==> inputs of fjord <==
==> flow/design.v <==
module s_box (
    input [3:0] i_sb, output [3:0] o_sb
);
    assign o_sb[0] = (!i_sb[3]&!i_sb[2]&i_sb[1]) | (!i_sb[2]&i_sb[1]&i_sb[0]) 
    | (!i_sb[3]&i_sb[2]&!i_sb[1]) | (i_sb[2]&!i_sb[1]&i_sb[0]) | 
    (i_sb[3]&!i_sb[2]&!i_sb[1]&!i_sb[0]) | (i_sb[3]&i_sb[2]&i_sb[1]&!i_sb[0]);
    assign o_sb[1] = (!i_sb[3]&!i_sb[2]&!i_sb[0]) | (!i_sb[3]&!i_sb[1]&!i_sb[0]) | (i_sb[2]&i_sb[1]&i_sb[0]) 
| (i_sb[3]&!i_sb[2]&i_sb[0]) | (i_sb[3]&i_sb[2]&i_sb[1]);
    assign o_sb[2] = (!i_sb[3]&!i_sb[2]&!i_sb[1]) | (!i_sb[2]&!i_sb[1]&!i_sb[0]) | (!i_sb[3]&i_sb[2]&!i_sb[0]) 
| (i_sb[3]&i_sb[1]&i_sb[0]) | (i_sb[3]&i_sb[2]&i_sb[0]);
    assign o_sb[3] = (!i_sb[3]&!i_sb[2]&!i_sb[0]) | (!i_sb[3]&i_sb[1]&!i_sb[0]) | (!i_sb[3]&i_sb[2]&i_sb[0]) 
| (i_sb[3]&!i_sb[1]&!i_sb[0]) | (i_sb[3]&!i_sb[2]&i_sb[1]&i_sb[0]);
endmodule
module block_shuffle (
    input [15:0] i_bs, output [15:0] o_bs
);
    assign o_bs = {i_bs[7:4], i_bs[3:0], i_bs[15:12], i_bs[11:8]};
endmodule
module round_permutation #(
    parameter [5:0] shift = 5'b0000,
    parameter [7:0] data_length = 8'd16
)(
    input [data_length - 1:0] i_rp,  output [data_length - 1:0] o_rp
); 
assign o_rp = (i_rp << shift) | (i_rp >> (data_length - shift));
endmodule
module key_scheduler (
    input clk, rst, input [4:0] round_counter, input [79:0] i_ks_oldkey, output [79:0] o_ks_newkey 
);
    wire [79:0] level_shift;
    wire [79:0] level_sbox;
    wire [4:0] xor_rc;
    round_permutation #(.shift(13), .data_length(80)) rp (.i_rp(i_ks_oldkey), .o_rp(level_shift));
    s_box sb(.i_sb(level_shift[3:0]), .o_sb(level_sbox[3:0]));
    assign level_sbox[79:4] = level_shift[79:4];
    assign xor_rc = level_sbox[63:59]^(round_counter -1);
    assign o_ks_newkey = {level_sbox[79:64], xor_rc, level_sbox[58:0]};
endmodule
module dec_s_box (
    input [3:0] i_sb, output reg [3:0] o_sb 
);
    always @(*) begin
        case(i_sb)
        4'h0: o_sb = 4'hA;
        4'h1: o_sb = 4'h3;
        4'h2: o_sb = 4'h9;
        4'h3: o_sb = 4'hE;
        4'h4: o_sb = 4'h1;
        4'h5: o_sb = 4'hD;
        4'h6: o_sb = 4'hF;
        4'h7: o_sb = 4'h4;
        4'h8: o_sb = 4'hC;
        4'h9: o_sb = 4'h5;
        4'hA: o_sb = 4'h7;
        4'hB: o_sb = 4'h2;
        4'hC: o_sb = 4'h6;
        4'hD: o_sb = 4'h8;
        4'hE: o_sb = 4'h0;
        4'hF: o_sb = 4'hB;
        endcase
    end
endmodule
module dec_block_shuffle (
    input [15:0] i_bs, output [15:0] o_bs
);
    block_shuffle bs (i_bs, o_bs);
endmodule
module dec_round_permutation #(
    parameter [5:0] shift = 5'b0000,
    parameter [7:0] data_length = 8'd16
)(
    input [data_length - 1:0] i_rp,  output [data_length - 1:0] o_rp
); 
    assign o_rp = (i_rp >> shift) | (i_rp << (data_length - shift));
endmodule
module dec_XOR_layer (
    input [63:0] i_xor, output [63:0] o_xor
);
    assign o_xor = {(i_xor[63:48]^i_xor[47:32]), (i_xor[47:32]^i_xor[31:16]^i_xor[15:0]),(i_xor[63:48]^i_xor[47:32]^i_xor[31:16]), (i_xor[31:16]^i_xor[15:0])};
endmodule
module dec_permutation_layer (
    input [63:0] i_pl, output [63:0] o_pl
);
    wire [63:0] rp2bs;
    wire [63:0] xor2rp;
    dec_XOR_layer xl(.i_xor(i_pl), .o_xor(xor2rp));
            dec_round_permutation #(.shift(1), .data_length(16)) rp0(.i_rp(xor2rp[(16*0 + 15):16*0]), .o_rp(rp2bs[15:0]));
            dec_round_permutation #(.shift(4), .data_length(16)) rp1(.i_rp(xor2rp[(16*1 + 15):16*1]), .o_rp(rp2bs[(16 + 15):16*1]));
            dec_round_permutation #(.shift(7), .data_length(16)) rp2(.i_rp(xor2rp[(16*2 + 15):16*2]), .o_rp(rp2bs[(16*2 + 15):16*2]));
            dec_round_permutation #(.shift(9), .data_length(16)) rp3(.i_rp(xor2rp[(16*3 + 15):16*3]), .o_rp(rp2bs[(16*3 + 15):16*3]));
    genvar i;
    generate
        for (i = 0; i < 4; i = i +1 ) begin
            dec_block_shuffle bs(.i_bs(rp2bs[(16*i + 15):16*i]), .o_bs(o_pl[(16*i + 15):16*i]));
        end
    endgenerate
endmodule
module dec_add_round_key (
    input [63:0] i_ark_cipher, input [63:0] i_ark_key,
    output [63:0] o_ark_msg
);
    wire [63:0] sb2xor;
    wire [63:0] pl2sb;
    dec_permutation_layer pl(.i_pl(i_ark_cipher), .o_pl(pl2sb));
    genvar j;
    generate    
    for(j=0; j < 16; j = j + 1) begin
            dec_s_box sb(.i_sb(pl2sb[(4*j + 3):4*j]), .o_sb(sb2xor[(4*j + 3):4*j]));
        end
    endgenerate
    assign o_ark_msg = i_ark_key ^ sb2xor;
endmodule
module dec_key_scheduler (
    input clk, rst, input [4:0] round_counter, input [79:0] i_ks_oldkey, output [79:0] o_ks_newkey 
);
    wire [79:0] level_shift;
    wire [79:0] level_sbox;
    wire [4:0] xor_rc;
    assign {level_sbox[79:64], xor_rc, level_sbox[58:0]} = i_ks_oldkey;
    assign level_sbox[63:59] = xor_rc ^(round_counter -1);
    assign level_shift[79:4] = level_sbox[79:4];
    dec_s_box sb(.i_sb(level_sbox[3:0]), .o_sb(level_shift[3:0]));
    dec_round_permutation #(.shift(13), .data_length(80)) rp (.i_rp(level_shift), .o_rp(o_ks_newkey));
endmodule
module boron_dec (
    input  clk, rst, start, input [63:0] plain_text, input [79:0] master_key,
    output reg done, output reg [63:0] cipher_text
);
    parameter IDLE = 3'b000, KEYGEN = 3'b011, ROUND = 3'b001;
    reg [2:0] reg_sm_main;
    reg [4:0] reg_round_counter;
    reg [63:0] reg_plaintext;
    wire [63:0] reg_nextplaintext;
    reg [79:0] reg_key;
    wire [79:0] reg_nextkey, dec_reg_nextkey;
    key_scheduler ks(.clk(clk), .rst(rst), .round_counter(reg_round_counter), .i_ks_oldkey(reg_key), .o_ks_newkey(reg_nextkey));
    dec_key_scheduler dks(.clk(clk), .rst(rst), .round_counter(reg_round_counter), .i_ks_oldkey(reg_key), .o_ks_newkey(dec_reg_nextkey));
    dec_add_round_key ark(.i_ark_cipher(reg_plaintext), .i_ark_key(dec_reg_nextkey[63:0]), .o_ark_msg(reg_nextplaintext));
    always @(posedge clk ) begin
        if(!rst) begin
            reg_sm_main <= IDLE;
            done <= 1'b0;
        end
        else begin
            done <= 1'b0;
            case (reg_sm_main)
                IDLE:  
                    if(start) begin
                        reg_plaintext <= plain_text;
                        reg_key <= master_key;
                        reg_sm_main <= KEYGEN;
                        reg_round_counter <= 5'd1;
                    end
                    else
                        reg_sm_main <= IDLE;
                KEYGEN:
                    if(reg_round_counter < 25) begin
                        reg_key <= reg_nextkey;
                        reg_round_counter <= reg_round_counter + 1;
                        reg_sm_main <= KEYGEN;
                    end else begin
                        reg_sm_main <= ROUND;
                        reg_plaintext <= (reg_nextkey[63:0] ^ reg_plaintext);
                        reg_key <= reg_nextkey;
                    end
                ROUND:
                    if(reg_round_counter > 1) begin
                        reg_plaintext <= reg_nextplaintext;
                        reg_key <= dec_reg_nextkey;
                        reg_round_counter <= reg_round_counter - 1;
                        reg_sm_main <= ROUND;
                    end
                    else begin
                        cipher_text <= reg_nextplaintext;
                        done <= 1'b1;
                        reg_sm_main <= IDLE;
                    end
                default:
                    reg_sm_main <= IDLE;
            endcase
        end
    end
endmodule
==> flow/run.sh <==
#!/bin/bash
# the make line also repeats each setting of config.mk as NAME=value (left out here)
make -C /OpenROAD-flow-scripts/flow DESIGN_CONFIG=/design/flow/config.mk WORK_HOME=/design/flow/orfs CLKGATE_MAP_FILE= finish
==> flow/config.mk <==
export PLATFORM = sky130hd
export DESIGN_NAME = boron_dec
export DESIGN_NICKNAME = boron_dec
export VERILOG_FILES = /design/flow/design.v
export SDC_FILE = /design/flow/constraint.sdc
export NUM_CORES = 4
export LEC_CHECK = 0
export ABC_AREA = 0
export CAP_MARGIN = 25
export CELL_PAD_IN_SITES_DETAIL_PLACEMENT = 2
export CELL_PAD_IN_SITES_GLOBAL_PLACEMENT = 2
export CORE_MARGIN = 2
export CORE_UTILIZATION = 53
export CTS_CLUSTER_DIAMETER = 224
export CTS_CLUSTER_SIZE = 52
export GPL_ROUTABILITY_DRIVEN = 1
export GPL_TIMING_DRIVEN = 0
export MAX_ROUTING_LAYER = met4
export SETUP_SLACK_MARGIN = 0.22
export SLEW_MARGIN = 0
export TNS_END_PERCENT = 20
==> flow/constraint.sdc <==
create_clock -name core_clock -period 3.67 [get_ports {clk}]
set_input_delay 0.7340 -clock core_clock [delete_from_list [all_inputs] [get_ports {clk}]]
set_output_delay 0.7340 -clock core_clock [all_outputs]
set_load 0.01 [all_outputs]
==> inputs of sierra, as changes to fjord <==
ABC_AREA = default   (was 0)
CAP_MARGIN = 30   (was 25)
CELL_PAD_IN_SITES_DETAIL_PLACEMENT = default   (was 2)
CELL_PAD_IN_SITES_GLOBAL_PLACEMENT = default   (was 2)
CORE_ASPECT_RATIO = 0.74   (was default)
CORE_UTILIZATION = 40   (was 53)
CTS_CLUSTER_DIAMETER = default   (was 224)
CTS_CLUSTER_SIZE = 71   (was 52)
GPL_ROUTABILITY_DRIVEN = default   (was 1)
MAX_ROUTING_LAYER = default   (was met4)
SETUP_SLACK_MARGIN = 0.89   (was 0.22)
SLEW_MARGIN = 25   (was 0)
TNS_END_PERCENT = default   (was 20)
==> flow/constraint.sdc (replaced) <==
create_clock -name core_clock -period 5.0 [get_ports {clk}]
set_input_delay 1.0000 -clock core_clock [delete_from_list [all_inputs] [get_ports {clk}]]
set_output_delay 1.0000 -clock core_clock [all_outputs]
set_load 0.01 [all_outputs]
==> inputs of harbor, as changes to fjord <==
CAP_MARGIN = 20   (was 25)
CELL_PAD_IN_SITES_GLOBAL_PLACEMENT = default   (was 2)
CORE_ASPECT_RATIO = 0.63   (was default)
CORE_MARGIN = 9   (was 2)
CORE_UTILIZATION = 20   (was 53)
CTS_CLUSTER_DIAMETER = 351   (was 224)
CTS_CLUSTER_SIZE = default   (was 52)
GPL_TIMING_DRIVEN = 1   (was 0)
HOLD_SLACK_MARGIN = 0.16   (was default)
MIN_ROUTING_LAYER = met1   (was default)
PLACE_DENSITY_LB_ADDON = 0.2   (was default)
SETUP_SLACK_MARGIN = 0.43   (was 0.22)
SLEW_MARGIN = 20   (was 0)
TNS_END_PERCENT = 25   (was 20)
==> flow/constraint.sdc (replaced) <==
create_clock -name core_clock -period 5.76 [get_ports {clk}]
set_input_delay 1.1520 -clock core_clock [delete_from_list [all_inputs] [get_ports {clk}]]
set_output_delay 1.1520 -clock core_clock [all_outputs]
set_load 0.01 [all_outputs]
==> notes <==
fjord never finished: it broke off in detailed placement, error DPL-0033. sierra completed without violations. harbor finished with timing, DRC and antenna clean. Register-to-register slack: sierra is lower than harbor (0.76 ns). In harbor the final cell count is larger than in sierra, by 20%. Wire length: harbor is larger than sierra (about 11%). In harbor the via count is smaller than in sierra, by about 6%. Between harbor and sierra, the lower combinational power is in harbor (gap about 15%, measured against sierra). In harbor the first-iteration DRC count is smaller than in sierra, by about 46%. In sierra the sequential share of layout area is higher than in harbor, by 0.62 points. Against sierra, the clock skew of harbor is higher by 0.012 ns.
No activity file was given, so power comes from the tool's default toggle rates.
